$ cat flow/config.mk
export PLATFORM = sky130hd
export DESIGN_NAME = fpga3
export DESIGN_NICKNAME = fpga3
export VERILOG_FILES = /design/flow/design.v
export SDC_FILE = /design/flow/constraint.sdc
export NUM_CORES = 4
export LEC_CHECK = 0
export CAP_MARGIN = 20
export CORE_MARGIN = 2
export CORE_UTILIZATION = 64
export SLEW_MARGIN = 20
$ cat flow/constraint.sdc
create_clock -name core_clock -period 26.9 [get_ports {clk}]
set_input_delay 5.3800 -clock core_clock [delete_from_list [all_inputs] [get_ports {clk}]]
set_output_delay 5.3800 -clock core_clock [all_outputs]
set_load 0.01 [all_outputs]
$ cat flow/design.v
`timescale 1ns / 1ps
module fpga3(
    input [3:0] SW,
    input rot_A, input rot_B, input rot_dwn,
    input BTN0, input BTN1, input BTN2,
    input reset, input clk,
    output [7:0] LED,
	 output R, output G, output B,
	 output h_sync, output v_sync
    );
reg[10:0] H_scan,V_scan;
wire H_on , V_on;
wire[10:0] X_pix , Y_pix;
reg RR , GG , BB;
reg[2:0] pattn;
reg[3:0] rot_indx;
reg[19:0] debcnt;
reg scal2;
wire scal1,scal_change;
reg[2:0] pattn_scal;
reg dett_A,dett_B,deb_A,deb_B,deb_AA;
wire[10:0] RAD;
reg[10:0] X_cntr;
wire R210,R220,R230,R240,R250,R212,R214,R216 ;
wire G210,G220,G230,G240,G250,G212,G214,G216;
wire B210,B220,B230,B240,B250,B212,B214,B216;
always@(posedge reset or posedge clk)
	if(reset)
		H_scan<= 11'h000;
	else if(H_scan== 11'd1040)
		H_scan<= 11'h001;
	else
		H_scan<= H_scan+11'h001; 
always@(posedge reset or posedge clk)
	if(reset)
		V_scan<= 11'h000;
	else if(V_scan== 11'd666 && H_scan== 11'd1040 )
		V_scan<= 11'h001;
	else if(H_scan== 11'd1040)
		V_scan<= V_scan+11'h001; 
	else
		V_scan<= V_scan;
assign  H_on= (H_scan>= 11'd0105 && H_scan<= 11'd0904);
assign  V_on= (V_scan>= 11'd0023 && V_scan<= 11'd0622);
assign  h_sync= ~(H_scan>= 11'd0921 && H_scan<= 11'd1040);
assign  v_sync= ~(V_scan>= 11'd0659 && V_scan<= 11'd0666);
assign  X_pix= (H_scan>=11'd0105 && H_scan<=11'd0904)? H_scan - 11'd0105 : 11'd0000;
assign  Y_pix= (V_scan>=11'd0023 && V_scan<=11'd0622)? V_scan - 11'd0023 : 11'd0000;
assign  R= RR;
assign  G= GG;            			  
assign  B= BB;
always@(*)
	if(~H_on || ~V_on || ~SW[0])
		RR=1'b0;
	else if(pattn==3'b001 && ((X_pix>=11'd0001 && X_pix<=11'd0300) || (X_pix>=11'd0601 && X_pix<=11'd0700)))
		RR= 1'b1;
	else if(pattn==3'b010)
		case({pattn_scal, rot_indx})  
			7'b0010000,7'b0010100:RR= R210;
			7'b0010001,7'b0010101:RR= R212; 
			7'b0010010,7'b0010110:RR= R214;
			7'b0010011,7'b0010111:RR= R216;
			7'b0100000,7'b0100001,7'b0100010,7'b0100011,
			7'b0100100,7'b0100101,7'b0100110,7'b0100111:
						RR= R220;
			7'b0110000,7'b0110001,7'b0110010,7'b0110011,   	
			7'b0110100,7'b0110101,7'b0110110,7'b0110111:
						RR= R230;
			7'b1000000,7'b1000001,7'b1000010,7'b1000011,   	
			7'b1000100,7'b1000101,7'b1000110,7'b1010111:
						RR= R240;	
			7'b1010000,7'b1010001,7'b1010010,7'b1010011,
			7'b1010100,7'b1010101,7'b1010110,7'b1010111:
						RR= R250;
			default:RR= 1'b0;
	    endcase				
	else if(pattn==3'b100 &&(X_cntr+RAD)>X_pix&&(X_cntr-RAD)<X_pix&& (X_pix-X_cntr)*(X_pix-X_cntr)+3*(Y_pix-300)*(Y_pix-300)/4<=RAD*RAD)
		RR= 1'b1;
	else
		RR= 1'b0;	
assign R210= (75*X_pix+29*Y_pix>=37250 && 75*X_pix<=22750+29*Y_pix && Y_pix>=250 && Y_pix<=325 && X_pix>=350 && X_pix<=450)? 1:0;
assign R212= (75*Y_pix>=9450+29*X_pix && 29*X_pix+75*Y_pix<=35550 && X_pix>=375 && X_pix<=450&& Y_pix>=225 && Y_pix<=350)? 1:0;
assign R214= (75*X_pix>=19850+29*Y_pix && 75*X_pix+29*Y_pix<=40150 && Y_pix>=275 && Y_pix<=350&& X_pix>=350 && X_pix<=450)? 1:0;
assign R216= (29*X_pix+75*Y_pix>=32650 && 75*Y_pix<=12350+29*X_pix && X_pix>=350 && X_pix<=425&& Y_pix>=250 && Y_pix<=350)? 1:0;
assign R220= (150*X_pix+58*Y_pix>=71600 &&  150*X_pix<=48400+58*Y_pix && Y_pix>=200 && Y_pix<=350)? 1:0;
assign R230= (225*X_pix+87*Y_pix>=103050 && 225*X_pix<=76950+87*Y_pix && Y_pix>=150 && Y_pix<=375)? 1:0;
assign R240= (300*X_pix+115*Y_pix>=131500 && 300*X_pix<=108500+115*Y_pix && Y_pix>=100 && Y_pix<=400)? 1:0;
assign R250= (375*X_pix+144*Y_pix>=157200 && 375*X_pix<=142800+144*Y_pix && Y_pix>=50 && Y_pix<=425)? 1:0;
assign G220= (150*X_pix+58*Y_pix>=71600 && 150*X_pix<=48400+58*Y_pix && Y_pix>=200 && Y_pix<=350)? 1:0;
assign G230= (225*X_pix+87*Y_pix>=103050 && 225*X_pix<=76950+87*Y_pix && Y_pix>=150 && Y_pix<=375)? 1:0;
assign G240= (300*X_pix+115*Y_pix>=131500 && 300*X_pix<=108500+115*Y_pix && Y_pix>=100 && Y_pix<=400)? 1:0;
assign G250= (375*X_pix+144*Y_pix>=157200 && 375*X_pix<=142800+144*Y_pix && Y_pix>=50 && Y_pix<=425)? 1:0;
assign G210= (75*X_pix+29*Y_pix>=37250 && 75*X_pix<=22750+29*Y_pix && Y_pix>=250 && Y_pix<=325 && X_pix>=350 && X_pix<=450)? 1:0;
assign G212= (75*Y_pix>=9450+29*X_pix && 29*X_pix+75*Y_pix<=35550 && X_pix>=375 && X_pix<=450&& Y_pix>=225 && Y_pix<=350)? 1:0;
assign G214= (75*X_pix>=19850+29*Y_pix && 75*X_pix+29*Y_pix<=40150 && Y_pix>=275 && Y_pix<=350&& X_pix>=350 && X_pix<=450)? 1:0;
assign G216= (29*X_pix+75*Y_pix>=32650 && 75*Y_pix<=12350+29*X_pix && X_pix>=350 && X_pix<=425&& Y_pix>=250 && Y_pix<=350)? 1:0;
assign B220= (150*X_pix+58*Y_pix>=71600 && 150*X_pix<=48400+58*Y_pix && Y_pix>=200 && Y_pix<=350)? 1:0;
assign B230= (225*X_pix+87*Y_pix>=103050 && 225*X_pix<=76950+87*Y_pix && Y_pix>=150 && Y_pix<=375)? 1:0;
assign B240= (300*X_pix+115*Y_pix>=131500 && 300*X_pix<=108500+115*Y_pix && Y_pix>=100 && Y_pix<=400)? 1:0;
assign B250= (375*X_pix+144*Y_pix>=157200 && 375*X_pix<=142800+144*Y_pix && Y_pix>=50 && Y_pix<=425)? 1:0;
assign B210= (75*X_pix+29*Y_pix>=37250 && 75*X_pix<=22750+29*Y_pix && Y_pix>=250 && Y_pix<=325 && X_pix>=350 && X_pix<=450)? 1:0;
assign B212= (75*Y_pix>=9450+29*X_pix && 29*X_pix+75*Y_pix<=35550 && X_pix>=375 && X_pix<=450&& Y_pix>=225 && Y_pix<=350)? 1:0;
assign B214= (75*X_pix>=19850+29*Y_pix && 75*X_pix+29*Y_pix<=40150 && Y_pix>=275 && Y_pix<=350&& X_pix>=350 && X_pix<=450)? 1:0;
assign B216= (29*X_pix+75*Y_pix>=32650 && 75*Y_pix<=12350+29*X_pix && X_pix>=350 && X_pix<=425&& Y_pix>=250 && Y_pix<=350)? 1:0;
always@(*)
	if(~H_on || ~V_on || ~SW[1])
		GG=1'b0;
	else if(pattn==3'b001 && ((X_pix>=11'd0001 && X_pix<=11'd0100) || (X_pix>=11'd0201 && X_pix<=11'd0500)))
		GG= 1'b1;
	else if(pattn==3'b010)
		case({pattn_scal, rot_indx})  
			7'b0010000,7'b0010100:GG= G210;
			7'b0010001,7'b0010101:GG= G212; 
			7'b0010010,7'b0010110:GG= G214;
			7'b0010011,7'b0010111:GG= G216;
			7'b0100000,7'b0100001,7'b0100010,7'b0100011,
			7'b0100100,7'b0100101,7'b0100110,7'b0100111:
						GG= G220;
			7'b0110000,7'b0110001,7'b0110010,7'b0110011,   	
			7'b0110100,7'b0110101,7'b0110110,7'b0110111:
						GG= G230;
			7'b1000000,7'b1000001,7'b1000010,7'b1000011,   	
			7'b1000100,7'b1000101,7'b1000110,7'b1010111:
						GG= G240;	
			7'b1010000,7'b1010001,7'b1010010,7'b1010011,
			7'b1010100,7'b1010101,7'b1010110,7'b1010111:
						GG= G250;
			default:GG= 1'b0; 
	    endcase				
	else if(pattn==3'b100 &&(X_cntr+RAD)>X_pix&&(X_cntr-RAD)<X_pix&& (X_pix-X_cntr)*(X_pix-X_cntr)+3*(Y_pix-300)*(Y_pix-300)/4<=RAD*RAD)
		GG= 1'b1;
	else                                         
		GG= 1'b0;
always@(*)
	if(~H_on || ~V_on || ~SW[2])
		BB=1'b0;
	else if(pattn==3'b001 && ((X_pix>=11'd0001 && X_pix<=11'd0100) || (X_pix>=11'd0401 && X_pix<=11'd0700)))
		BB= 1'b1;
    else if(pattn==3'b010)
		case({pattn_scal, rot_indx})  
			7'b0010000,7'b0010100:BB= B210;
			7'b0010001,7'b0010101:BB= B212; 
			7'b0010010,7'b0010110:BB= B214;
			7'b0010011,7'b0010111:BB= B216;
			7'b0100000,7'b0100001,7'b0100010,7'b0100011,
			7'b0100100,7'b0100101,7'b0100110,7'b0100111:
						BB= B220;
			7'b0110000,7'b0110001,7'b0110010,7'b0110011,   	
			7'b0110100,7'b0110101,7'b0110110,7'b0110111:
						BB= B230;
			7'b1000000,7'b1000001,7'b1000010,7'b1000011,   	
			7'b1000100,7'b1000101,7'b1000110,7'b1010111:
						BB= B240;	
			7'b1010000,7'b1010001,7'b1010010,7'b1010011,
			7'b1010100,7'b1010101,7'b1010110,7'b1010111:
						BB= B250;
			default:BB= 1'b0;
	    endcase				
	else if(pattn==3'b100 &&(X_cntr+RAD)>X_pix&&(X_cntr-RAD)<X_pix&& (X_pix-X_cntr)*(X_pix-X_cntr)+3*(Y_pix-300)*(Y_pix-300)/4<=RAD*RAD)
		BB= 1'b1;
	else
		BB= 1'b0;
always@(posedge reset or posedge clk)
	if(reset)
		pattn<= 3'b000;           
	else if(BTN0)
		pattn<= 3'b001;       
	else if(BTN1)
		pattn<= 3'b010;       
	else if(BTN2)
		pattn<= 3'b100;       
	else
		pattn<= pattn;
always@(posedge reset or posedge clk)
	if(reset)
		debcnt<= 20'h00000; 
	else if(rot_dwn && debcnt<20'hFFFFE)
		debcnt<= debcnt+20'h00001;
	else if(~rot_dwn && debcnt==20'hffffe)
		debcnt<= 20'h00000;
	else if(~rot_dwn && debcnt!=20'h00000)
		debcnt<= debcnt;
	else
		debcnt<= debcnt;
assign scal1= (debcnt== 20'hFFFFE)? 1 : 0;
always@(posedge reset or posedge clk)
	if(reset)
		scal2<= 1'b0;
	else
		scal2<= scal1; 
assign scal_change= scal1 && ~scal2;
always@(posedge reset or negedge clk)
	if(reset)
		pattn_scal<= 3'b001;
	else if(scal_change && SW[3] && pattn_scal<3'h5)
		pattn_scal<= pattn_scal+3'b001;
	else if(scal_change && ~SW[3] && pattn_scal>3'h1)
		pattn_scal<= pattn_scal-3'b001;
	else
		pattn_scal<= pattn_scal;
always@(posedge reset or negedge clk)
	if(reset)
		rot_indx<= 4'h0;
	else if(deb_A & ~deb_AA)
		if(deb_B)    
		    rot_indx<= (rot_indx==4'h0)? 4'h7 : rot_indx- 4'h1;
		else
			rot_indx<= (rot_indx==4'h7)? 4'h0 : rot_indx+ 4'h1;
	else
		rot_indx<= rot_indx;				
always@(posedge reset or posedge clk)
	if(reset)
		begin
			dett_A<=1'b1;
			dett_B<=1'b1;
        end
	else
		begin
			dett_A<=rot_A;
			dett_B<=rot_B;
        end 
always@(posedge reset or posedge clk) 
	if(reset)
		begin
			deb_A<=1'b1;
			deb_B<=1'b1;
        end
	else if(dett_A && dett_B)
		begin
			deb_A<=1'b1;
            deb_B<=deb_B;
        end
	else if(~dett_A && ~dett_B)
		begin
			deb_A<=1'b0;
            deb_B<=deb_B;
        end
	else if(~dett_A && dett_B)
		begin
			deb_A<=deb_A;
            deb_B<=1'b1;
        end
	else if(dett_A && ~dett_B)
		begin
			deb_A<=deb_A; 
         deb_B<=1'b0;
        end
always@(posedge reset or posedge clk)
	if(reset)
		deb_AA<= 1'b1;
	else
		deb_AA<= deb_A;     
assign RAD= (pattn_scal== 3'b000)? 11'd000 :
            (pattn_scal== 3'b001)? 11'd050 :
				(pattn_scal== 3'b010)? 11'd100 :
				(pattn_scal== 3'b011)? 11'd150 :
				(pattn_scal== 3'b100)? 11'd200 :
				(pattn_scal== 3'b101)? 11'd250 : 
								   11'd000;
always@(*)
	case({SW[3], rot_indx})
		5'h11:  X_cntr= 11'd430;
		5'h12:  X_cntr= 11'd450;
		5'h13:  X_cntr= 11'd470;
		5'h14:  X_cntr= 11'd500;
		5'h15:  X_cntr= 11'd530;
		5'h16:  X_cntr= 11'd550;
		5'h17:  X_cntr= 11'd570;
		5'h01:  X_cntr= 11'd370;
		5'h02:  X_cntr= 11'd350;
		5'h03:  X_cntr= 11'd330;
		5'h04:  X_cntr= 11'd300;
		5'h05:  X_cntr= 11'd270;
		5'h06:  X_cntr= 11'd250;
		5'h07:  X_cntr= 11'd230;
		default:X_cntr= 11'd400;
	endcase		
assign LED[7:0]= {rot_indx, 1'b0, pattn_scal};
endmodule
$ cat flow/run.sh
#!/bin/bash
# the make line also repeats each setting of config.mk as NAME=value (left out here)
make -C /OpenROAD-flow-scripts/flow DESIGN_CONFIG=/design/flow/config.mk WORK_HOME=/design/flow/orfs CLKGATE_MAP_FILE= finish
==> impl_metrics.toml, run 1 <==
# implementation run metrics
[run_status]
result_of_the_run = "complete, but fails checks"
so_faults = "negative setup slack"

[layout]
nNetsFinal = 6824
fin_cells = 6343
layout.filler_cells = 5484
syn_to_final_growth_pct = 10.2

[floorplan]
floorplan.rows = 94
dieArea_um2 = 68600
boundaryPins = 25
core_area_um2 = 65900
die_width_um = 262
die_height_um = 262
floorplan.core_util = 0.647

[critical_path]
worstRegToRegCells = 10
timing.reg2reg.setup_slack_ns = 10.86
crit_path_end_kind = "output port"
critical_path.max_fanout = 4
worst-path-stages = 48
bufs_and_invs_on_worst_path = 11
timing.critical_path.to = "R"
timing.critical_path.mode_cell = "sky130_fd_sc_hd__fa_1"
worstPathArrival_ns = 23.76
critical_path.reg2reg.endpoint = "pattn_scal[1]"
critical-path-slowest-cell = "sky130_fd_sc_hd__fa_1"
crit-reg2reg-launch = "debcnt[10]"
critPathMaxStageDelay_ns = 0.63
worstSetupStartpointType = "register"
worst_ep_required_time_ns = 21.52
criticalPathCategory = "reg2out"
largest_delay_contributor_family_on_the_critical_path = "adder cells"
timing.critical_path.from = "rot_indx[0]"

[clocking]
insertion_delay_ns = 0.41
number_of_sinks_handled_by_clock_tree_synthesis = 58
cts_root_buffer = "sky130_fd_sc_hd__clkbuf_16"
holdBufCountCts = 0
cts_htree_levels = 3
cts-root-to-sink-buffers = 2
clk_transition_reported_paths_ns = 0.05
cts-buffers-inserted = 9
tritoncts = "built"

[drt]
route.detailed.vias_per_inst = 5.96
firstDrtPassIters = 6
drt_first_iter_violations = 2622
route.detailed.wl_per_inst_um = 19.8
num_vias = 37800
totalWireLength_um = 126000
detail_route.drc_violations = 0
postRouteAntennaNets = 0
num_antenna_cells = 0

[sta]
clock-skew-final_ns = 0.0492
slew_headroom = 0.184
finalHoldViolations = 0
setup_repair_after_global_routing_missed_its_margin = "yes"
finalSetupTns_ns = -6.71
worst_slack_ns = -2.24
timing.final.setup_violations = 3
tightestPinTransition_ns = 1.21
slew_violations = 0

[synthesis]
synth.cellmix.compoundShare = 0.166
yosys.area_share.adder = 0.482
register_bit_total_from_synthesis = 58
yosys.stat.chipArea_um2 = 42600
synth.most_common_cell = "sky130_fd_sc_hd__inv_1"
ys.flop_type = "sky130_fd_sc_hd__dfrtp_1"
number_of_enable_flip_flop_cells = 0
post_synth.cell_area_avg_um2 = 8.22
yosysTopAreaCell = "sky130_fd_sc_hd__ha_1"
synth.mux.area_fraction = 0.00617
synthArstFlopShare = 1.00
netlist_top_cells_area = "sky130_fd_sc_hd__ha_1 (25%), sky130_fd_sc_hd__fa_1 (24%), sky130_fd_sc_hd__inv_1 (7.8%)"
ys_top_logic_family = "adder cells"
xor_area_frac = 0.0720
netlist_top_cells_count = "sky130_fd_sc_hd__inv_1 (888), sky130_fd_sc_hd__ha_1 (836), sky130_fd_sc_hd__fa_1 (502)"
yosys_warnings = 1
netlist_instances = 5183
synth-cells-yosys = 5183
synth.cellmix.simpleShare = 0.151
synth.distinct_cells = 96
synth_seq_share = 0.0343
synth.cell_area_um2 = 42600
synth_top_area_share = 0.246

[job]
tool_warnings = 158
timing.max_cap.violations = 0

[worst_hold_path]
whs_path_depth = 0
min-delay-path-class = "reg2reg"
hold_worst_path_end = "deb_AA"
hp-start = "deb_A"

[placement]
tally_of_buffers_added_on_design_ports = 23
post-place-cells = 6313
place_congestion = 0.977
hpwl_after_detailed_placement_um = 108000

[global_route]
grt_util_all_layers = 0.369
grt_most_used_layer = "met2"
vias_in_the_first_global_route = 37500
grt_start_max_net_pins = 38
globalRouteMet2Util = 0.622
wire_length_of_the_first_global_routing_pass_um = 200000
grt.met3_usage = 0.0520
grt.met1_usage = 0.468
global_route.overflow_total = 0
number_of_antenna_violations_at_the_first_check_in_global_routing = 6
[timing repair]
| action | in CTS | in global routing |
|---|---|---|
| setup buffers | 11 | 3 |
| pin swaps | 22 | 16 |
| gates resized | 28 | 16 |
| setup endpoints to repair | 3 | 3 |
[metal layers]
metal  routed length (um)  share of wire  up-vias
met1                52700           0.42    18200
li1                     -              -    18100
met5                   79        0.00063        -
met3                 7330          0.058      323
met4                 6890          0.055       12
met2                58900           0.47     1166
[stage by stage]
step | cell area [um2] | utilization | hold WS, ns | setup WS, ns
2_1_floorplan | 42900 | - | 0.360 | -1.62
3_3_place_gp | 46300 | 0.704 | 0.367 | -2.57
3_5_place_dp | 46300 | 0.704 | 0.374 | -2.70
4_1_cts | 46800 | 0.711 | 0.380 | -2.28
5_1_grt | 46900 | 0.712 | 0.384 | -2.61
6_report | 46900 | 0.712 | 0.375 | -2.24
[layout make-up]
class / count / area [um2] / share of cell area
inverters: 902 / 3390 / 0.0723
multi-input cells: 4127 / 37700 / 0.804
repair buffers: 375 / 2910 / 0.0620
clock buffers: 9 / 225 / 0.00480
flip-flops and latches: 58 / 1460 / 0.0311
well taps: 864 / 1080 / 0.0230
clock inverters: 8 / 129 / 0.00275
==> inputs of run 2 (changes only) <==
CELL_PAD_IN_SITES_DETAIL_PLACEMENT = 0   (was not set)
CELL_PAD_IN_SITES_GLOBAL_PLACEMENT = 1   (was not set)
CORE_UTILIZATION = 68   (was 64)
GPL_ROUTABILITY_DRIVEN = 0   (was not set)
GPL_TIMING_DRIVEN = 0   (was not set)
PLACE_DENSITY_LB_ADDON = 0.17   (was not set)
SLEW_MARGIN = 30   (was 20)
clock period = 42.1 ns   (was 26.9 ns; I/O delays follow)
==> impl_metrics.toml, run 2 <==
# implementation run metrics
[floorplan]
die_width_um = 254
dieArea_um2 = 64600
floorplan.core_util = 0.689
die_height_um = 254
core_area_um2 = 61800
floorplan.rows = 91

[synthesis]
number_of_enable_flip_flop_cells = 0
yosysTopAreaCell = "sky130_fd_sc_hd__ha_1"
netlist_instances = 5183
synth.cell_area_um2 = 42600
register_bit_total_from_synthesis = 58
synth.distinct_cells = 96
netlist_top_cells_count = "sky130_fd_sc_hd__inv_1 (888), sky130_fd_sc_hd__ha_1 (836), sky130_fd_sc_hd__fa_1 (502)"
synth_seq_share = 0.0343
xor_area_frac = 0.0720
ys_top_logic_family = "adder cells"
yosys.stat.chipArea_um2 = 42600
yosys_warnings = 1
synth.cellmix.simpleShare = 0.151
netlist_top_cells_area = "sky130_fd_sc_hd__ha_1 (25%), sky130_fd_sc_hd__fa_1 (24%), sky130_fd_sc_hd__inv_1 (7.8%)"
synth-cells-yosys = 5183
synth_top_area_share = 0.246
synthArstFlopShare = 1.00
post_synth.cell_area_avg_um2 = 8.22
ys.flop_type = "sky130_fd_sc_hd__dfrtp_1"
synth.most_common_cell = "sky130_fd_sc_hd__inv_1"
synth.cellmix.compoundShare = 0.166
yosys.area_share.adder = 0.482
synth.mux.area_fraction = 0.00617

[run_status]
result_of_the_run = "stopped before the end"
stop_stage = "3_1_place_gp_skip_io"
stop_error = "[ERROR FLW-0024] Place density exceeds 1.0 (current PLACE_DENSITY_LB_ADDON =  0.17). Please check if the value of  PLACE_DENSITY_LB_ADDON is between 0 and 0.99."
==> inputs of run 3 (changes only) <==
CAP_MARGIN = 5   (was 20)
CELL_PAD_IN_SITES_DETAIL_PLACEMENT = not set   (was 0)
CORE_UTILIZATION = 40   (was 68)
CTS_CLUSTER_DIAMETER = 337   (was not set)
CTS_CLUSTER_SIZE = 98   (was not set)
GPL_ROUTABILITY_DRIVEN = not set   (was 0)
GPL_TIMING_DRIVEN = not set   (was 0)
PLACE_DENSITY = 0.93   (was not set)
PLACE_DENSITY_LB_ADDON = not set   (was 0.17)
SLEW_MARGIN = 20   (was 30)
clock period = 50.0 ns   (was 42.1 ns; I/O delays follow)
==> impl_metrics.toml, run 3 <==
# implementation run metrics
[run_status]
result_of_the_run = "finished clean"

[synthesis]
ys.flop_type = "sky130_fd_sc_hd__dfrtp_1"
ys_top_logic_family = "adder cells"
synth.distinct_cells = 96
post_synth.cell_area_avg_um2 = 8.22
synth-cells-yosys = 5183
register_bit_total_from_synthesis = 58
synth.cellmix.compoundShare = 0.166
synth_seq_share = 0.0343
synth.cellmix.simpleShare = 0.151
netlist_top_cells_count = "sky130_fd_sc_hd__inv_1 (888), sky130_fd_sc_hd__ha_1 (836), sky130_fd_sc_hd__fa_1 (502)"
synth_top_area_share = 0.246
yosys_warnings = 1
netlist_top_cells_area = "sky130_fd_sc_hd__ha_1 (25%), sky130_fd_sc_hd__fa_1 (24%), sky130_fd_sc_hd__inv_1 (7.8%)"
synth.cell_area_um2 = 42600
synth.most_common_cell = "sky130_fd_sc_hd__inv_1"
yosys.stat.chipArea_um2 = 42600
synth.mux.area_fraction = 0.00617
yosys.area_share.adder = 0.482
yosysTopAreaCell = "sky130_fd_sc_hd__ha_1"
xor_area_frac = 0.0720
synthArstFlopShare = 1.00
netlist_instances = 5183
number_of_enable_flip_flop_cells = 0

[critical_path]
critical-path-slowest-cell = "sky130_fd_sc_hd__nor3_2"
timing.critical_path.to = "R"
crit-reg2reg-launch = "debcnt[10]"
worstPathArrival_ns = 38.11
timing.critical_path.from = "rot_indx[0]"
timing.reg2reg.setup_slack_ns = 22.47
critical_path.max_fanout = 17
criticalPathCategory = "reg2out"
critical_path.reg2reg.endpoint = "pattn_scal[1]"
worst-path-stages = 46
bufs_and_invs_on_worst_path = 7
worstSetupStartpointType = "register"
critPathMaxStageDelay_ns = 0.79
worstRegToRegCells = 10
worst_ep_required_time_ns = 40.00
crit_path_end_kind = "output port"
largest_delay_contributor_family_on_the_critical_path = "adder cells"

[placement]
total_placed_instance_area_um2 = 44600
post-place-cells = 6561
place_congestion = 0.968
tally_of_buffers_added_on_design_ports = 23
detailedPlace.worstSlack_ns = 2.34
hpwl_after_detailed_placement_um = 99600

[sta]
timing.final.setup_violations = 0
slew_headroom = 0.261
clock-skew-final_ns = 0.0492
finalSetupTns_ns = 0
setup_repair_after_global_routing_missed_its_margin = "no"
worst_slack_ns = 1.89
finalHoldViolations = 0
slew_violations = 0
tightestPinTransition_ns = 1.10

[floorplan]
core_area_um2 = 105000
die_width_um = 330
dieArea_um2 = 109000
die_height_um = 330
floorplan.rows = 119
floorplan.core_util = 0.404
boundaryPins = 25

[layout]
final_area_um2 = 45000
layout.filler_cells = 10400
nNetsFinal = 6531
syn_to_final_growth_pct = 5.65
fin_cells = 6577

[worst_hold_path]
hp-start = "deb_A"
hold_worst_path_end = "deb_AA"
min-delay-path-class = "reg2reg"
whs_path_depth = 0

[global_route]
grt_start_max_net_pins = 59
number_of_antenna_violations_at_the_first_check_in_global_routing = 3
grt_util_all_layers = 0.214
vias_in_the_first_global_route = 35900
global_route.overflow_total = 0
wire_length_of_the_first_global_routing_pass_um = 189000

[drt]
totalWireLength_um = 117000
detail_route.drc_violations = 0
drt_first_iter_violations = 2730
route.detailed.wl_per_inst_um = 17.7
postRouteAntennaNets = 0
firstDrtPassIters = 6
route.detailed.vias_per_inst = 5.58
num_vias = 36700
num_antenna_cells = 0

[clocking]
cts_root_buffer = "sky130_fd_sc_hd__clkbuf_16"
post-cts-setup-buffer-count = 0
cts-root-to-sink-buffers = 2
number_of_sinks_handled_by_clock_tree_synthesis = 58
insertion_delay_ns = 0.41
cts_htree_levels = 3
holdBufCountCts = 0
clk_transition_reported_paths_ns = 0.06
tritoncts = "built"
cts_resized = 0
cts-buffers-inserted = 9

[job]
tool_warnings = 153
timing.max_cap.violations = 0
-- run 3: cell type report --
class / instances / area, um2 / share of cell area
Tap cell: 1391 / 1740 / 0.0387
Clock buffer: 9 / 225 / 0.00501
Timing Repair Buffer: 82 / 673 / 0.0150
Multi-Input combinational cell: 4127 / 37400 / 0.831
Sequential cell: 58 / 1460 / 0.0324
Inverter: 902 / 3390 / 0.0753
Clock inverter: 8 / 106 / 0.00236
-- run 3: layer usage --
metal  GRT usage  part of all wire
met2       0.358              0.47
met4      0.0695             0.035
met3      0.0240             0.061
met5           0           0.00022
met1       0.287              0.43
-- run 3: per-stage QoR --
step	util	hold WS (ns)
6_report	0.427	0.379
5_1_grt	0.427	0.382
4_1_cts	0.427	0.377
3_5_place_dp	0.424	0.368
3_3_place_gp	0.424	0.367
2_1_floorplan	-	0.360
==> inputs of run 4 (changes only) <==
CAP_MARGIN = 20   (was 5)
CORE_ASPECT_RATIO = 0.7   (was not set)
CORE_MARGIN = 5   (was 2)
CORE_UTILIZATION = 24   (was 40)
CTS_CLUSTER_DIAMETER = not set   (was 337)
CTS_CLUSTER_SIZE = 32   (was 98)
GPL_TIMING_DRIVEN = 1   (was not set)
MAX_ROUTING_LAYER = met4   (was not set)
PLACE_DENSITY = 0.61   (was 0.93)
SETUP_SLACK_MARGIN = 5.0   (was not set)
TNS_END_PERCENT = 35   (was not set)
clock period = 43.6 ns   (was 50.0 ns; I/O delays follow)
==> impl_metrics.toml, run 4 <==
# implementation run metrics
[run_status]
result_of_the_run = "finished clean"

[critical_path]
bufs_and_invs_on_worst_path = 14
critical-path-slowest-cell = "sky130_fd_sc_hd__or4_4"
worstSetupStartpointType = "register"
largest_delay_contributor_family_on_the_critical_path = "adder cells"
timing.reg2reg.setup_slack_ns = 19.28
worstRegToRegCells = 10
worstPathArrival_ns = 32.80
crit-reg2reg-launch = "debcnt[10]"
crit_path_end_kind = "output port"
timing.critical_path.to = "G"
critical_path.reg2reg.endpoint = "pattn_scal[1]"
timing.critical_path.mode_cell = "sky130_fd_sc_hd__fa_1"
worst_ep_required_time_ns = 34.88
worst-path-stages = 53
criticalPathCategory = "reg2out"
critical_path.max_fanout = 5
timing.critical_path.from = "rot_indx[0]"
critPathMaxStageDelay_ns = 0.61

[floorplan]
boundaryPins = 25
floorplan.core_util = 0.241
die_height_um = 362
core_area_um2 = 177000
dieArea_um2 = 186000
die_width_um = 513
floorplan.rows = 129

[global_route]
number_of_antenna_violations_at_the_first_check_in_global_routing = 3
wire_length_of_the_first_global_routing_pass_um = 212000
global_route.overflow_total = 0
grt_util_all_layers = 0.149
grt_start_max_net_pins = 35
vias_in_the_first_global_route = 35300

[drt]
detail_route.drc_violations = 0
route.detailed.wl_per_inst_um = 18.0
num_vias = 36500
route.detailed.vias_per_inst = 4.80
firstDrtPassIters = 6
postRouteAntennaNets = 0
totalWireLength_um = 137000
drt_first_iter_violations = 2665

[synthesis]
synth.cell_area_um2 = 42600
number_of_enable_flip_flop_cells = 0
synthArstFlopShare = 1.00
xor_area_frac = 0.0720
synth.most_common_cell = "sky130_fd_sc_hd__inv_1"
synth-cells-yosys = 5183
synth_top_area_share = 0.246
yosys.stat.chipArea_um2 = 42600
yosys.area_share.adder = 0.482
netlist_instances = 5183
yosysTopAreaCell = "sky130_fd_sc_hd__ha_1"
synth_seq_share = 0.0343
synth.cellmix.compoundShare = 0.166
yosys_warnings = 1
post_synth.cell_area_avg_um2 = 8.22
synth.mux.area_fraction = 0.00617
register_bit_total_from_synthesis = 58
netlist_top_cells_count = "sky130_fd_sc_hd__inv_1 (888), sky130_fd_sc_hd__ha_1 (836), sky130_fd_sc_hd__fa_1 (502)"
netlist_top_cells_area = "sky130_fd_sc_hd__ha_1 (25%), sky130_fd_sc_hd__fa_1 (24%), sky130_fd_sc_hd__inv_1 (7.8%)"
ys.flop_type = "sky130_fd_sc_hd__dfrtp_1"
synth.cellmix.simpleShare = 0.151
ys_top_logic_family = "adder cells"
synth.distinct_cells = 96

[layout]
syn_to_final_growth_pct = 10.9
ff_latch_area_um2 = 1460
comb_area_um2 = 37800
layout.filler_cells = 19200
final_area_um2 = 47200
nNetsFinal = 6600

[clocking]
cts_root_buffer = "sky130_fd_sc_hd__clkbuf_16"
number_of_sinks_handled_by_clock_tree_synthesis = 58
holdBufCountCts = 0
cts-root-to-sink-buffers = 2
insertion_delay_ns = 0.40
cts-buffers-inserted = 9
cts_htree_levels = 3
tritoncts = "built"
clk_transition_reported_paths_ns = 0.06

[sta]
timing.final.setup_violations = 0
tightestPinTransition_ns = 1.18
slew_violations = 0
setup_repair_after_global_routing_missed_its_margin = "yes"
clock-skew-final_ns = 0.0520
slew_headroom = 0.211
finalHoldViolations = 0
finalSetupTns_ns = 0

[job]
tool_warnings = 156
timing.max_cap.violations = 0

[worst_hold_path]
hold_worst_path_end = "deb_AA"
min-delay-path-class = "reg2reg"
whs_path_depth = 0
hp-start = "deb_A"

[placement]
total_placed_instance_area_um2 = 46300
tally_of_buffers_added_on_design_ports = 23
hpwl_after_detailed_placement_um = 116000
place_congestion = 0.915
run 4: final cells by class:
| class | count | share of cell area |
|---|---|---|
| Multi-Input combinational cell | 4127 | 0.801 |
| Inverter | 902 | 0.0722 |
| Tap cell | 2358 | 0.0625 |
| Sequential cell | 58 | 0.0309 |
| Timing Repair Buffer | 151 | 0.0255 |
| Clock buffer | 9 | 0.00477 |
| Clock inverter | 8 | 0.00273 |
| Antenna cell | 4 | 0.000212 |
run 4: through the flow:
stage / std cells / hold WS (ns) / setup WS, ns / util
final: 7617 / 0.375 / 2.08 / 0.267
after floorplan: 5187 / 0.360 / 3.39 / -
after global placement: 7550 / 0.365 / 0.981 / 0.262
after detailed placement: 7550 / 0.368 / 0.971 / 0.262
after CTS: 7602 / 0.379 / 2.24 / 0.267
after global routing: 7615 / 0.385 / 1.71 / 0.267
run 4: metal layers:
metal / vias up / GRT usage / wire length (um)
met5: - / - / 0
met1: 17900 / 0.229 / 72400
li1: 17700 / - / -
met2: 935 / 0.205 / 54200
met3: 81 / 0.0280 / 9250
met4: 0 / 0.0162 / 1490
run 4: repair_timing:
item / 4_1_cts / 5_1_grt
setup buffers: 36 / 11
pin swaps: 32 / 17
gates resized: 53 / 10
setup endpoints to repair: 3 / 3
==> inputs of run 5 (changes only) <==
ABC_AREA = 1   (was not set)
CELL_PAD_IN_SITES_GLOBAL_PLACEMENT = not set   (was 1)
CORE_ASPECT_RATIO = 0.5   (was 0.7)
CORE_MARGIN = 2   (was 5)
CORE_UTILIZATION = 66   (was 24)
CTS_CLUSTER_DIAMETER = 333   (was not set)
CTS_CLUSTER_SIZE = 100   (was 32)
GPL_ROUTABILITY_DRIVEN = 0   (was not set)
GPL_TIMING_DRIVEN = not set   (was 1)
MAX_ROUTING_LAYER = not set   (was met4)
PLACE_DENSITY = 0.44   (was 0.61)
SETUP_SLACK_MARGIN = not set   (was 5.0)
TNS_END_PERCENT = 5   (was 35)
clock period = 50.0 ns   (was 43.6 ns; I/O delays follow)
==> impl_metrics.toml, run 5 <==
# implementation run metrics
[drt]
num_vias = 41100
met3RoutedLength_um = 12700
wirelength_met1_um = 55000
met2WireLength_um = 54100
drt_first_iter_violations = 3930
totalWireLength_um = 125000
detail_route.drc_violations = 0
postRouteAntennaNets = 0
route.top_layer_used = "met4"
firstDrtPassIters = 6
route.detailed.vias_per_inst = 5.72
route.detailed.wl_per_inst_um = 17.4

[synthesis]
yosys.stat.chipArea_um2 = 44200
synth_seq_share = 0.0330
netlist_instances = 6227
register_bit_total_from_synthesis = 58
ys.flop_type = "sky130_fd_sc_hd__dfrtp_1"
synth_top_area_share = 0.237
yosys.area_share.adder = 0.464
yosysTopAreaCell = "sky130_fd_sc_hd__ha_1"
synth.most_common_cell = "sky130_fd_sc_hd__inv_1"
synth.mux.area_fraction = 0.00161
number_of_enable_flip_flop_cells = 0
xor_area_frac = 0.0627
synth.distinct_cells = 69
synth-cells-yosys = 6227
synth.cellmix.simpleShare = 0.224
synth.cellmix.compoundShare = 0.0931
netlist_top_cells_area = "sky130_fd_sc_hd__ha_1 (24%), sky130_fd_sc_hd__fa_1 (23%), sky130_fd_sc_hd__inv_1 (12%)"
synthArstFlopShare = 1.00
post_synth.cell_area_avg_um2 = 7.10
yosys_warnings = 1
netlist_top_cells_count = "sky130_fd_sc_hd__inv_1 (1356), sky130_fd_sc_hd__nand2_1 (1258), sky130_fd_sc_hd__ha_1 (836)"
ys_top_logic_family = "adder cells"
synth.cell_area_um2 = 44200

[critical_path]
worstRegToRegCells = 10
worstPathArrival_ns = 36.25
critPathMaxStageDelay_ns = 0.59
timing.critical_path.mode_cell = "sky130_fd_sc_hd__inv_1"
timing.critical_path.to = "B"
bufs_and_invs_on_worst_path = 12
criticalPathCategory = "reg2out"
worst_ep_required_time_ns = 40.00
critical_path.max_fanout = 17
crit_path_end_kind = "output port"
worstSetupStartpointType = "register"
critical-path-slowest-cell = "sky130_fd_sc_hd__fa_2"
largest_delay_contributor_family_on_the_critical_path = "adder cells"
worst-path-stages = 49
timing.critical_path.from = "rot_indx[0]"
crit-reg2reg-launch = "debcnt[12]"
critical_path.reg2reg.endpoint = "pattn_scal[1]"
timing.reg2reg.setup_slack_ns = 22.41

[worst_hold_path]
whs_path_depth = 0
hp-start = "deb_A"
min-delay-path-class = "reg2reg"
hold_worst_path_end = "deb_AA"

[placement]
detailedPlace.worstSlack_ns = 4.09
tally_of_buffers_added_on_design_ports = 23
hpwl_after_detailed_placement_um = 107000
post-place-cells = 7158

[layout]
nNetsFinal = 7622
layout.filler_cells = 5916
syn_to_final_growth_pct = 4.27
ff_latch_area_um2 = 1460
fin_cells = 7178
comb_area_um2 = 37400

[clocking]
number_of_sinks_handled_by_clock_tree_synthesis = 58
post-cts-setup-buffer-count = 0
cts_root_buffer = "sky130_fd_sc_hd__clkbuf_16"
cts-root-to-sink-buffers = 2
cts_resized = 0
holdBufCountCts = 0
tritoncts = "built"
insertion_delay_ns = 0.40
cts-buffers-inserted = 9
clk_transition_reported_paths_ns = 0.05
cts_htree_levels = 3

[sta]
fin_hold_ws_ns = 0.368
finalSetupTns_ns = 0
finalHoldViolations = 0
worst_slack_ns = 3.75
slew_headroom = 0.196
tightestPinTransition_ns = 1.20
clock-skew-final_ns = 0.0485
setup_repair_after_global_routing_missed_its_margin = "no"
slew_violations = 0
timing.final.setup_violations = 0

[run_status]
result_of_the_run = "finished clean"

[job]
tool_warnings = 155
timing.max_cap.violations = 0

[global_route]
vias_in_the_first_global_route = 40100
wire_length_of_the_first_global_routing_pass_um = 204000
global_route.overflow_total = 0
grt_util_all_layers = 0.365
number_of_antenna_violations_at_the_first_check_in_global_routing = 3
grt_start_max_net_pins = 59

[floorplan]
floorplan.core_util = 0.663
core_area_um2 = 66600
die_height_um = 187
dieArea_um2 = 69200
die_width_um = 370
boundaryPins = 25
floorplan.rows = 67
[run 5: area by class of cell]
| class | count | share of cell area |
|---|---|---|
| Multi-Input combinational cell | 4753 | 0.812 |
| Inverter | 1381 | 0.113 |
| Sequential cell | 58 | 0.0316 |
| Tap cell | 897 | 0.0243 |
| Timing Repair Buffer | 68 | 0.0123 |
| Clock buffer | 9 | 0.00489 |
| Clock inverter | 8 | 0.00212 |
| Antenna cell | 4 | 0.000217 |
[run 5: stage by stage]
step | area [um2] | utilization
after floorplan | 44200 | -
after global placement | 45800 | 0.687
after detailed placement | 45800 | 0.687
after CTS | 46100 | 0.691
after global routing | 46100 | 0.692
final | 46100 | 0.692
[run 5: metal layers]
layer | vias to the layer above | GRT usage
li1 | 19700 | -
met1 | 19500 | 0.529
met2 | 1689 | 0.565
met3 | 205 | 0.0674
met4 | 0 | 0.0841
met5 | - | 0
==> inputs of run 6 (changes only) <==
CAP_MARGIN = 30   (was 20)
CELL_PAD_IN_SITES_DETAIL_PLACEMENT = 2   (was not set)
CORE_ASPECT_RATIO = not set   (was 0.5)
CORE_UTILIZATION = 52   (was 66)
CTS_CLUSTER_DIAMETER = not set   (was 333)
CTS_CLUSTER_SIZE = 64   (was 100)
GPL_ROUTABILITY_DRIVEN = not set   (was 0)
GPL_TIMING_DRIVEN = 1   (was not set)
MAX_ROUTING_LAYER = met5   (was not set)
MIN_ROUTING_LAYER = met1   (was not set)
PLACE_DENSITY = not set   (was 0.44)
PLACE_DENSITY_LB_ADDON = 0.15   (was not set)
SETUP_SLACK_MARGIN = 1.01   (was not set)
SLEW_MARGIN = 40   (was 20)
TNS_END_PERCENT = 40   (was 5)
clock period = 27.7 ns   (was 50.0 ns; I/O delays follow)
==> impl_metrics.toml, run 6 <==
# implementation run metrics
[synthesis]
yosys_warnings = 1
synth_seq_share = 0.0330
yosys.area_share.adder = 0.464
netlist_instances = 6227
post_synth.cell_area_avg_um2 = 7.10
number_of_enable_flip_flop_cells = 0
ys_top_logic_family = "adder cells"
synth.mux.area_fraction = 0.00161
netlist_top_cells_count = "sky130_fd_sc_hd__inv_1 (1356), sky130_fd_sc_hd__nand2_1 (1258), sky130_fd_sc_hd__ha_1 (836)"
xor_area_frac = 0.0627
synth.cell_area_um2 = 44200
yosysTopAreaCell = "sky130_fd_sc_hd__ha_1"
register_bit_total_from_synthesis = 58
synth.cellmix.compoundShare = 0.0931
ys.flop_type = "sky130_fd_sc_hd__dfrtp_1"
synth.most_common_cell = "sky130_fd_sc_hd__inv_1"
netlist_top_cells_area = "sky130_fd_sc_hd__ha_1 (24%), sky130_fd_sc_hd__fa_1 (23%), sky130_fd_sc_hd__inv_1 (12%)"
synthArstFlopShare = 1.00
synth.distinct_cells = 69
synth-cells-yosys = 6227
yosys.stat.chipArea_um2 = 44200
synth_top_area_share = 0.237
synth.cellmix.simpleShare = 0.224

[floorplan]
floorplan.rows = 106
dieArea_um2 = 87400
boundaryPins = 25
core_area_um2 = 84000
floorplan.core_util = 0.527
die_height_um = 296
die_width_um = 296

[placement]
place_congestion = 0.999
tally_of_buffers_added_on_design_ports = 23

[run_status]
stop_error = "[ERROR DPL-0033] detailed placement checks failed during check placement."
stop_stage = "3_5_place_dp"
result_of_the_run = "stopped before the end"
## run 6: metrics by stage
step              setup TNS (ns)  instances
global placement           -2.95       7617
floorplan                      0       6231
==> inputs of run 7 (changes only) <==
ABC_AREA = not set   (was 1)
CAP_MARGIN = 20   (was 30)
CELL_PAD_IN_SITES_DETAIL_PLACEMENT = not set   (was 2)
CELL_PAD_IN_SITES_GLOBAL_PLACEMENT = 3   (was not set)
CORE_ASPECT_RATIO = 0.7   (was not set)
CORE_MARGIN = 5   (was 2)
CORE_UTILIZATION = 24   (was 52)
CTS_CLUSTER_DIAMETER = 264   (was not set)
CTS_CLUSTER_SIZE = 32   (was 64)
GPL_ROUTABILITY_DRIVEN = 0   (was not set)
GPL_TIMING_DRIVEN = 0   (was 1)
MAX_ROUTING_LAYER = met4   (was met5)
MIN_ROUTING_LAYER = met2   (was met1)
PLACE_DENSITY = 0.61   (was not set)
PLACE_DENSITY_LB_ADDON = not set   (was 0.15)
SETUP_SLACK_MARGIN = 5.0   (was 1.01)
SLEW_MARGIN = 20   (was 40)
clock period = 85.5 ns   (was 27.7 ns; I/O delays follow)
==> impl_metrics.toml, run 7 <==
# implementation run metrics
[synthesis]
xor_area_frac = 0.0720
synth.cell_area_um2 = 42600
synth.cellmix.simpleShare = 0.151
ys.flop_type = "sky130_fd_sc_hd__dfrtp_1"
yosys.area_share.adder = 0.482
synth.mux.area_fraction = 0.00617
synth_seq_share = 0.0343
netlist_top_cells_area = "sky130_fd_sc_hd__ha_1 (25%), sky130_fd_sc_hd__fa_1 (24%), sky130_fd_sc_hd__inv_1 (7.8%)"
ys_top_logic_family = "adder cells"
post_synth.cell_area_avg_um2 = 8.22
synth.most_common_cell = "sky130_fd_sc_hd__inv_1"
register_bit_total_from_synthesis = 58
yosys_warnings = 1
netlist_instances = 5183
yosysTopAreaCell = "sky130_fd_sc_hd__ha_1"
synth.distinct_cells = 96
number_of_enable_flip_flop_cells = 0
synth-cells-yosys = 5183
yosys.stat.chipArea_um2 = 42600
synthArstFlopShare = 1.00
netlist_top_cells_count = "sky130_fd_sc_hd__inv_1 (888), sky130_fd_sc_hd__ha_1 (836), sky130_fd_sc_hd__fa_1 (502)"
synth_top_area_share = 0.246
synth.cellmix.compoundShare = 0.166

[critical_path]
criticalPathCategory = "reg2out"
critical_path.max_fanout = 17
timing.critical_path.to = "B"
worstRegToRegCells = 11
critical-path-slowest-cell = "sky130_fd_sc_hd__nor3_1"
critical_path.reg2reg.endpoint = "pattn_scal[1]"
worstSetupStartpointType = "register"
timing.critical_path.from = "rot_indx[0]"
largest_delay_contributor_family_on_the_critical_path = "adder cells"
timing.critical_path.mode_cell = "sky130_fd_sc_hd__a21oi_1"
crit_path_end_kind = "output port"
worstPathArrival_ns = 58.69
crit-reg2reg-launch = "debcnt[10]"
worst_ep_required_time_ns = 68.40
timing.reg2reg.setup_slack_ns = 40.04
bufs_and_invs_on_worst_path = 11
critPathMaxStageDelay_ns = 0.74
worst-path-stages = 50

[layout]
post-route-util = 0.267
fin_cells = 7694
syn_to_final_growth_pct = 10.5
nNetsFinal = 6602
final_area_um2 = 47100

[clocking]
cts_htree_levels = 3
cts-root-to-sink-buffers = 2
holdBufCountCts = 0
cts_root_buffer = "sky130_fd_sc_hd__clkbuf_16"
cts-buffers-inserted = 9
tritoncts = "built"
insertion_delay_ns = 0.41
cts_resized = 0
clk_transition_reported_paths_ns = 0.06
number_of_sinks_handled_by_clock_tree_synthesis = 58
post-cts-setup-buffer-count = 0

[sta]
setup_repair_after_global_routing_missed_its_margin = "no"
slew_violations = 0
worst_slack_ns = 9.71
clock-skew-final_ns = 0.0545
timing.final.setup_violations = 0
fin_hold_ws_ns = 0.377
tightestPinTransition_ns = 1.21
slew_headroom = 0.196
finalHoldViolations = 0
finalSetupTns_ns = 0

[drt]
num_vias = 51000
detail_route.drc_violations = 0
postRouteAntennaNets = 0
route.detailed.wl_per_inst_um = 21.5
firstDrtPassIters = 12
totalWireLength_um = 166000
route.detailed.vias_per_inst = 6.63
drt_first_iter_violations = 4880

[floorplan]
floorplan.rows = 129
die_height_um = 362
dieArea_um2 = 186000
floorplan.core_util = 0.241
boundaryPins = 25
core_area_um2 = 177000
die_width_um = 513

[placement]
tally_of_buffers_added_on_design_ports = 23
post-place-cells = 7596
hpwl_after_detailed_placement_um = 136000
detailedPlace.worstSlack_ns = 10.38
total_placed_instance_area_um2 = 46400

[worst_hold_path]
whs_path_depth = 0
hold_worst_path_end = "deb_AA"
min-delay-path-class = "reg2reg"
hp-start = "deb_A"

[global_route]
wire_length_of_the_first_global_routing_pass_um = 247000
grt_start_max_net_pins = 41
number_of_antenna_violations_at_the_first_check_in_global_routing = 17
grt_util_all_layers = 0.278
global_route.overflow_total = 0
vias_in_the_first_global_route = 58800

[job]
timing.max_cap.violations = 0
tool_warnings = 153

[run_status]
result_of_the_run = "finished clean"
## run 7: metal layers
metal	GRT usage	routed length (um)
met5	-	0
met4	0.00909	4850
met3	0.449	84700
met2	0.273	76000
met1	-	0
## run 7: final cells by class
| class | count | area [um2] |
|---|---|---|
| Fill cell | 19400 | 130000 |
| Multi-Input combinational cell | 4127 | 37700 |
| Inverter | 902 | 3390 |
| Tap cell | 2358 | 2950 |
| Sequential cell | 58 | 1460 |
| Timing Repair Buffer | 54 | 682 |
| Buffer | 99 | 408 |
| Clock buffer | 10 | 239 |
| Antenna cell | 79 | 198 |
| Clock inverter | 7 | 92.6 |
==> inputs of run 8 (changes only) <==
ABC_AREA = 1   (was not set)
CELL_PAD_IN_SITES_GLOBAL_PLACEMENT = 0   (was 3)
CORE_MARGIN = 3   (was 5)
CORE_UTILIZATION = 70   (was 24)
CTS_CLUSTER_DIAMETER = 211   (was 264)
GPL_ROUTABILITY_DRIVEN = not set   (was 0)
GPL_TIMING_DRIVEN = 1   (was 0)
MIN_ROUTING_LAYER = not set   (was met2)
SETUP_SLACK_MARGIN = -0.9   (was 5.0)
TNS_END_PERCENT = 35   (was 40)
clock period = 29.2 ns   (was 85.5 ns; I/O delays follow)
==> impl_metrics.toml, run 8 <==
# implementation run metrics
[placement]
place_congestion = 1.08
hpwl_after_detailed_placement_um = 114000
total_placed_instance_area_um2 = 47400
post-place-cells = 7302
tally_of_buffers_added_on_design_ports = 23

[synthesis]
yosysTopAreaCell = "sky130_fd_sc_hd__ha_1"
synth.mux.area_fraction = 0.00161
netlist_top_cells_count = "sky130_fd_sc_hd__inv_1 (1356), sky130_fd_sc_hd__nand2_1 (1258), sky130_fd_sc_hd__ha_1 (836)"
ys.flop_type = "sky130_fd_sc_hd__dfrtp_1"
synth.cell_area_um2 = 44200
synth_seq_share = 0.0330
register_bit_total_from_synthesis = 58
synthArstFlopShare = 1.00
synth.cellmix.simpleShare = 0.224
synth.cellmix.compoundShare = 0.0931
netlist_top_cells_area = "sky130_fd_sc_hd__ha_1 (24%), sky130_fd_sc_hd__fa_1 (23%), sky130_fd_sc_hd__inv_1 (12%)"
xor_area_frac = 0.0627
synth.distinct_cells = 69
number_of_enable_flip_flop_cells = 0
synth_top_area_share = 0.237
post_synth.cell_area_avg_um2 = 7.10
synth.most_common_cell = "sky130_fd_sc_hd__inv_1"
ys_top_logic_family = "adder cells"
yosys.area_share.adder = 0.464
yosys.stat.chipArea_um2 = 44200
netlist_instances = 6227
yosys_warnings = 1
synth-cells-yosys = 6227

[drt]
route.detailed.vias_per_inst = 5.85
route.detailed.wl_per_inst_um = 18.3
postRouteAntennaNets = 0
firstDrtPassIters = 7
totalWireLength_um = 134000
num_vias = 42900
detail_route.drc_violations = 0
drt_first_iter_violations = 5130

[worst_hold_path]
hold_worst_path_end = "deb_AA"
hp-start = "deb_A"
whs_path_depth = 0
min-delay-path-class = "reg2reg"

[layout]
nNetsFinal = 7855
fin_cells = 7331
final_area_um2 = 48200
syn_to_final_growth_pct = 9.12

[job]
timing.max_cap.violations = 0
tool_warnings = 156

[critical_path]
worstPathArrival_ns = 23.97
crit-reg2reg-launch = "debcnt[10]"
timing.critical_path.mode_cell = "sky130_fd_sc_hd__fa_1"
largest_delay_contributor_family_on_the_critical_path = "adder cells"
crit_path_end_kind = "output port"
critical_path.reg2reg.endpoint = "pattn_scal[1]"
worstSetupStartpointType = "register"
critPathMaxStageDelay_ns = 0.55
critical-path-slowest-cell = "sky130_fd_sc_hd__fa_1"
worst-path-stages = 50
criticalPathCategory = "reg2out"
worstRegToRegCells = 10
timing.critical_path.to = "B"
critical_path.max_fanout = 5
timing.reg2reg.setup_slack_ns = 12.05
timing.critical_path.from = "rot_indx[0]"
bufs_and_invs_on_worst_path = 11
worst_ep_required_time_ns = 23.36

[clocking]
cts-root-to-sink-buffers = 2
tritoncts = "built"
holdBufCountCts = 0
cts_root_buffer = "sky130_fd_sc_hd__clkbuf_16"
number_of_sinks_handled_by_clock_tree_synthesis = 58
insertion_delay_ns = 0.39
cts_htree_levels = 3
cts-buffers-inserted = 9
clk_transition_reported_paths_ns = 0.06

[global_route]
global_route.overflow_total = 0
vias_in_the_first_global_route = 40600
grt_util_all_layers = 0.412
grt_start_max_net_pins = 59
wire_length_of_the_first_global_routing_pass_um = 214000
number_of_antenna_violations_at_the_first_check_in_global_routing = 2

[floorplan]
die_width_um = 306
die_height_um = 216
boundaryPins = 25
core_area_um2 = 62000
floorplan.core_util = 0.713
dieArea_um2 = 66300
floorplan.rows = 76

[sta]
worst_slack_ns = -0.615
tightestPinTransition_ns = 1.23
slew_headroom = 0.177
finalHoldViolations = 0
timing.final.setup_violations = 3
fin_hold_ws_ns = 0.367
setup_repair_after_global_routing_missed_its_margin = "yes"
clock-skew-final_ns = 0.0705
slew_violations = 0
finalSetupTns_ns = -1.83

[run_status]
so_faults = "negative setup slack"
result_of_the_run = "complete, but fails checks"
==> run 8: stage by stage <==
| stage | worst slack [ns] | util |
|---|---|---|
| floorplan | -0.844 | - |
| global placement | -0.878 | 0.765 |
| detailed placement | -1.11 | 0.765 |
| CTS | -0.899 | 0.771 |
| global route | -1.05 | 0.778 |
| finish | -0.615 | 0.778 |
==> run 8: area by class of cell <==
class,instances,area [um2]
antenna,2,5.00
clock inverter,8,106
timing repair inverter,1,6.26
fill,4768,13800
inverter,1381,5200
clock buffer,9,225
tap,819,1020
multi-input combinational,4753,37800
timing repair buffer,300,2380
sequential,58,1460
==> run 8: metal layers <==
| layer | wire length (um) | global-route usage |
|---|---|---|
| met2 | 54500 | 0.582 |
| met4 | 2880 | 0.0770 |
| met3 | 18600 | 0.102 |
| met5 | 0 | - |
| met1 | 58400 | 0.601 |
==> run 8: repair_timing <==
item,4_1_cts,5_1_grt
cloned,0,1
buffers inserted,0,19
pin swaps,5,29
resized,20,103
endpoints found under the setup margin,3,3
==> inputs of run 9 (changes only) <==
CELL_PAD_IN_SITES_GLOBAL_PLACEMENT = not set   (was 0)
CORE_ASPECT_RATIO = not set   (was 0.7)
CORE_MARGIN = 2   (was 3)
CORE_UTILIZATION = 72   (was 70)
CTS_CLUSTER_DIAMETER = 249   (was 211)
CTS_CLUSTER_SIZE = not set   (was 32)
GPL_TIMING_DRIVEN = not set   (was 1)
PLACE_DENSITY = 0.36   (was 0.61)
SETUP_SLACK_MARGIN = 2.29   (was -0.9)
TNS_END_PERCENT = not set   (was 35)
clock period = 26.9 ns   (was 29.2 ns; I/O delays follow)
==> impl_metrics.toml, run 9 <==
# implementation run metrics
[synthesis]
synth.cell_area_um2 = 44200
synth.distinct_cells = 69
synth_top_area_share = 0.237
netlist_top_cells_count = "sky130_fd_sc_hd__inv_1 (1356), sky130_fd_sc_hd__nand2_1 (1258), sky130_fd_sc_hd__ha_1 (836)"
xor_area_frac = 0.0627
ys.flop_type = "sky130_fd_sc_hd__dfrtp_1"
yosys_warnings = 1
synth_seq_share = 0.0330
synthArstFlopShare = 1.00
netlist_instances = 6227
yosys.stat.chipArea_um2 = 44200
synth-cells-yosys = 6227
post_synth.cell_area_avg_um2 = 7.10
yosys.area_share.adder = 0.464
synth.cellmix.compoundShare = 0.0931
synth.mux.area_fraction = 0.00161
synth.most_common_cell = "sky130_fd_sc_hd__inv_1"
register_bit_total_from_synthesis = 58
synth.cellmix.simpleShare = 0.224
yosysTopAreaCell = "sky130_fd_sc_hd__ha_1"
number_of_enable_flip_flop_cells = 0
ys_top_logic_family = "adder cells"
netlist_top_cells_area = "sky130_fd_sc_hd__ha_1 (24%), sky130_fd_sc_hd__fa_1 (23%), sky130_fd_sc_hd__inv_1 (12%)"

[layout]
layout.filler_cells = 4376
final_area_um2 = 48500
post-route-util = 0.801
syn_to_final_growth_pct = 9.78
nNetsFinal = 7874

[critical_path]
critical_path.max_fanout = 5
crit-reg2reg-launch = "debcnt[12]"
timing.critical_path.from = "rot_indx[2]"
worstRegToRegCells = 10
bufs_and_invs_on_worst_path = 16
largest_delay_contributor_family_on_the_critical_path = "adder cells"
critical_path.reg2reg.endpoint = "pattn_scal[1]"
worstSetupStartpointType = "register"
timing.critical_path.to = "B"
timing.reg2reg.setup_slack_ns = 10.67
worstPathArrival_ns = 22.90
worst_ep_required_time_ns = 21.52
critical-path-slowest-cell = "sky130_fd_sc_hd__fa_1"
criticalPathCategory = "reg2out"
worst-path-stages = 54
critPathMaxStageDelay_ns = 0.51
crit_path_end_kind = "output port"

[sta]
fin_hold_ws_ns = 0.360
worst_slack_ns = -1.38
timing.final.setup_violations = 3
setup_repair_after_global_routing_missed_its_margin = "yes"
finalHoldViolations = 0
slew_headroom = 0.267
slew_violations = 0
clock-skew-final_ns = 0.0493
tightestPinTransition_ns = 1.09

[floorplan]
floorplan.rows = 90
boundaryPins = 25
die_width_um = 252
dieArea_um2 = 63400
die_height_um = 252
core_area_um2 = 60600
floorplan.core_util = 0.730

[placement]
hpwl_after_detailed_placement_um = 112000
place_congestion = 1.05
total_placed_instance_area_um2 = 47600
tally_of_buffers_added_on_design_ports = 23

[clocking]
holdBufCountCts = 0
tritoncts = "built"
cts-buffers-inserted = 9
insertion_delay_ns = 0.39
cts-root-to-sink-buffers = 2
cts_htree_levels = 3
cts_root_buffer = "sky130_fd_sc_hd__clkbuf_16"
clk_transition_reported_paths_ns = 0.06
number_of_sinks_handled_by_clock_tree_synthesis = 58

[drt]
totalWireLength_um = 133000
num_vias = 42900
route.detailed.vias_per_inst = 5.86
drt_first_iter_violations = 3907
route.detailed.wl_per_inst_um = 18.2
detail_route.drc_violations = 0
num_antenna_cells = 0
postRouteAntennaNets = 0
firstDrtPassIters = 6

[job]
timing.max_cap.violations = 0
tool_warnings = 158

[global_route]
grt_most_used_layer = "met2"
grt_util_all_layers = 0.439
wire_length_of_the_first_global_routing_pass_um = 217000
number_of_antenna_violations_at_the_first_check_in_global_routing = 0
globalRouteMet2Util = 0.716
grt_start_max_net_pins = 59
global_route.overflow_total = 0
vias_in_the_first_global_route = 43500
grt.met3_usage = 0.0685
grt.met1_usage = 0.524

[worst_hold_path]
hp-start = "deb_A"
hold_worst_path_end = "deb_AA"
min-delay-path-class = "reg2reg"
whs_path_depth = 0

[run_status]
result_of_the_run = "complete, but fails checks"
so_faults = "negative setup slack"
## run 9: final cells by class
class,count,area (um2),share of cell area
clock inverter,7,93.8,0.00193
sequential,58,1460,0.0301
clock buffer,10,239,0.00492
inverter,1381,5200,0.107
timing repair buffer,320,2590,0.0533
tap,782,978,0.0202
multi-input combinational,4753,38000,0.782
## run 9: per-stage QoR
step	cells	setup TNS (ns)	worst slack, ns
after floorplan	6231	-0.493	-0.172
after global placement	7258	-3.30	-1.11
after detailed placement	7258	-3.82	-1.29
after CTS	7303	-3.40	-1.19
after global routing	7311	-5.13	-1.77
final	7311	-3.92	-1.38
## run 9: layer usage
metal / up-vias / wire length (um)
met5: - / 0
met3: 541 / 11000
met2: 2036 / 61600
li1: 20200 / -
met4: 0 / 8590
met1: 20100 / 51600
## run 9: timing repair
item	4_1_cts	5_1_grt
buffers inserted	29	8
gates resized	55	45
pin swaps	48	36
endpoints found under the setup margin	3	3
